Setup of run 1:
// ascon
module ascon
(
    input  logic         clock,            
    input  logic         reset_n,          
    input  logic         i_sys_enable,     
    input  logic         i_start,          
    input  logic         i_data_valid,     
    input  logic [ 63:0] i_data,           
    input  logic [127:0] i_key,            
    input  logic [127:0] i_nonce,          
    output logic [ 63:0] o_cipher,         
    output logic [127:0] o_tag,            
    output logic         o_valid_cipher,   
    output logic         o_done,           
    output logic         o_ready           
);
    logic
        s_mux_select,                       
        s_enable_xor_data_begin,            
        s_enable_xor_key_begin,             
        s_enable_xor_key_end,               
        s_enable_xor_lsb_end,               
        s_enable_state_reg,                 
        s_enable_cipher_reg,                
        s_enable_tag_reg,                   
        s_enable_round_counter,             
        s_reset_round_counter_to_6,         
  ...
Settings: LEC_CHECK=0, CAP_MARGIN=20, CORE_MARGIN=2, CORE_UTILIZATION=72, MAX_ROUTING_LAYER=met4, SETUP_SLACK_MARGIN=-0.25, SLEW_MARGIN=20; clock period 3.25 ns.
run.sh (not shown) runs the stock make flow with config.mk's settings and CLKGATE_MAP_FILE=.
For run 1, the flow was terminated by a tool error in global routing and produced no final design.
#### Input delta (run 2 over run 1)
-- flow/config.mk --
<<< run 1, line 9
export CORE_MARGIN = 2
export CORE_UTILIZATION = 72
export MAX_ROUTING_LAYER = met4
export SETUP_SLACK_MARGIN = -0.25
export SLEW_MARGIN = 20
>>> run 2, line 9
export CORE_MARGIN = 2
export CORE_UTILIZATION = 71
export CTS_CLUSTER_DIAMETER = 362
export HOLD_SLACK_MARGIN = -0.1
export MAX_ROUTING_LAYER = met4
export SLEW_MARGIN = 20
==> flow/constraint.sdc <==
create_clock -name core_clock -period 3.6 [get_ports {clock}]
set_input_delay 0.7200 -clock core_clock [delete_from_list [all_inputs] [get_ports {clock}]]
set_output_delay 0.7200 -clock core_clock [all_outputs]
set_load 0.01 [all_outputs]
## What came out
Status run 2: flow complete, layout not clean - negative setup slack
In terms of synthesized cell count, run 2 and run 1 differ only marginally.
Compared with run 1, in run 2 total die area higher, share of flip-flops with an asynchronous set or reset roughly the same, net count after synthesis roughly the same, worst setup slack after placement higher, tally of buffers added on design ports roughly the same.
The cell count after placement number comes out lower for run 2 vs run 1.
The chip height in run 2 sits 0.69% above the value recorded for run 1.
Re area after synthesis: no difference whatsoever between run 2 and run 1.
The inputs of run 3 differ from those of run 2 as listed below.
-- flow/config.mk --
<<< run 2, line 9
export CORE_MARGIN = 2
export CORE_UTILIZATION = 71
export CTS_CLUSTER_DIAMETER = 362
export HOLD_SLACK_MARGIN = -0.1
export MAX_ROUTING_LAYER = met4
export SLEW_MARGIN = 20
>>> run 3, line 9
export CORE_MARGIN = 2
export CORE_UTILIZATION = 53
export SLEW_MARGIN = 20
==> flow/constraint.sdc <==
create_clock -name core_clock -period 5.85 [get_ports {clock}]
set_input_delay 1.1700 -clock core_clock [delete_from_list [all_inputs] [get_ports {clock}]]
set_output_delay 1.1700 -clock core_clock [all_outputs]
set_load 0.01 [all_outputs]
==> results <==
- Run 3 | status: complete | timing, DRC, antenna: pass
- Run 2 ran in full, but the layout does not pass; the checks complain about negative setup slack.
- Going from run 2 to run 3, final area went down by 2600 um2.
- Worst setup skew after layout on run 3 is behind run 2.
- Run 2 -> run 3: count of routing violations after the opening detailed-route iteration decreased by more than a quarter
- Run 3 ended up with a lower count of TritonRoute iterations in the first routing pass than run 2 did.
- Between run 3 and run 2, the shortest clock period the worst path allows after layout is lower for run 2.
- The final instance count without filler cells of run 2 and that of run 3 are within noise of each other.
- In run 3 the cell depth of the worst setup path turned out 1 higher than in run 2.
- Run 2 reports its top layer used by detailed routing as met4 while run 3 reports met5.
- In the metrics for run 3 and run 2, the one carrying the lower clock buffer count is run 2.
### run 3 -> run 4
-- flow/config.mk --
<<< run 3, line 7
export LEC_CHECK = 0
export CAP_MARGIN = 20
export CORE_MARGIN = 2
export CORE_UTILIZATION = 53
export SLEW_MARGIN = 20
>>> run 4, line 7
export LEC_CHECK = 0
export ABC_AREA = 1
export CAP_MARGIN = 20
export CORE_MARGIN = 2
export CORE_UTILIZATION = 70
export CTS_CLUSTER_DIAMETER = 400
export CTS_CLUSTER_SIZE = 15
export SLEW_MARGIN = 20
==> flow/constraint.sdc <==
create_clock -name core_clock -period 3.45 [get_ports {clock}]
set_input_delay 0.6900 -clock core_clock [delete_from_list [all_inputs] [get_ports {clock}]]
set_output_delay 0.6900 -clock core_clock [all_outputs]
set_load 0.01 [all_outputs]
--- outcome ---
- Of run 4 and run 3, the run reporting the higher starting density of the core was run 4.
- Summary — area fraction in full adders, half adders and majority gates, run 4 relative to run 3: lower, by 1.9 points.
- Run 4 vs. run 3: post-synthesis average cell area -37%, placeable core region -26,000 um2, post-place setup slack -1.49 ns, routability congestion estimate +about 27%.
- Run 4 did not finish: a tool error stopped it during global routing.
- Compare run 4 and run 3 | number of placed instances with taps included higher: run 4
- Parity-gate share of the synthesized area counting xor and xnor cells ended up 18 points lower on run 4 than on run 3.
[inputs] run 5 vs run 4
==> flow/config.mk <==
export PLATFORM = sky130hd
export DESIGN_NAME = ascon
export DESIGN_NICKNAME = ascon
export VERILOG_FILES = /design/flow/design.v
export SDC_FILE = /design/flow/constraint.sdc
export NUM_CORES = 4
export LEC_CHECK = 0
export CAP_MARGIN = 20
export CORE_MARGIN = 2
export CORE_UTILIZATION = 71
export PLACE_DENSITY = 0.64
export SLEW_MARGIN = 20
==> flow/constraint.sdc <==
create_clock -name core_clock -period 3.97 [get_ports {clock}]
set_input_delay 0.7940 -clock core_clock [delete_from_list [all_inputs] [get_ports {clock}]]
set_output_delay 0.7940 -clock core_clock [all_outputs]
set_load 0.01 [all_outputs]
Findings:
- Of run 4 and run 5, none finishes clean.
- What the final checks of run 5 revealed, after a flow that finished every stage, was a layout that fails on negative setup slack.
- For run 4, the flow was terminated by a tool error in global routing and produced no final design.
- Run 5: sequential cell area fraction in the yosys report 0.64 points below run 4
- Vertical die dimension, run 4 and run 5: smaller value in run 4
- Summary: with run 4 as the reference, number of cells in the design after placement in run 5 moved down by more than a quarter.
- Relative to run 4, width of the die has increased by about 0.5% in run 5.
- Run 4 → run 5: estimated wirelength of the detail-placed design lost 51,000 um, mapped cell area +2.5%.
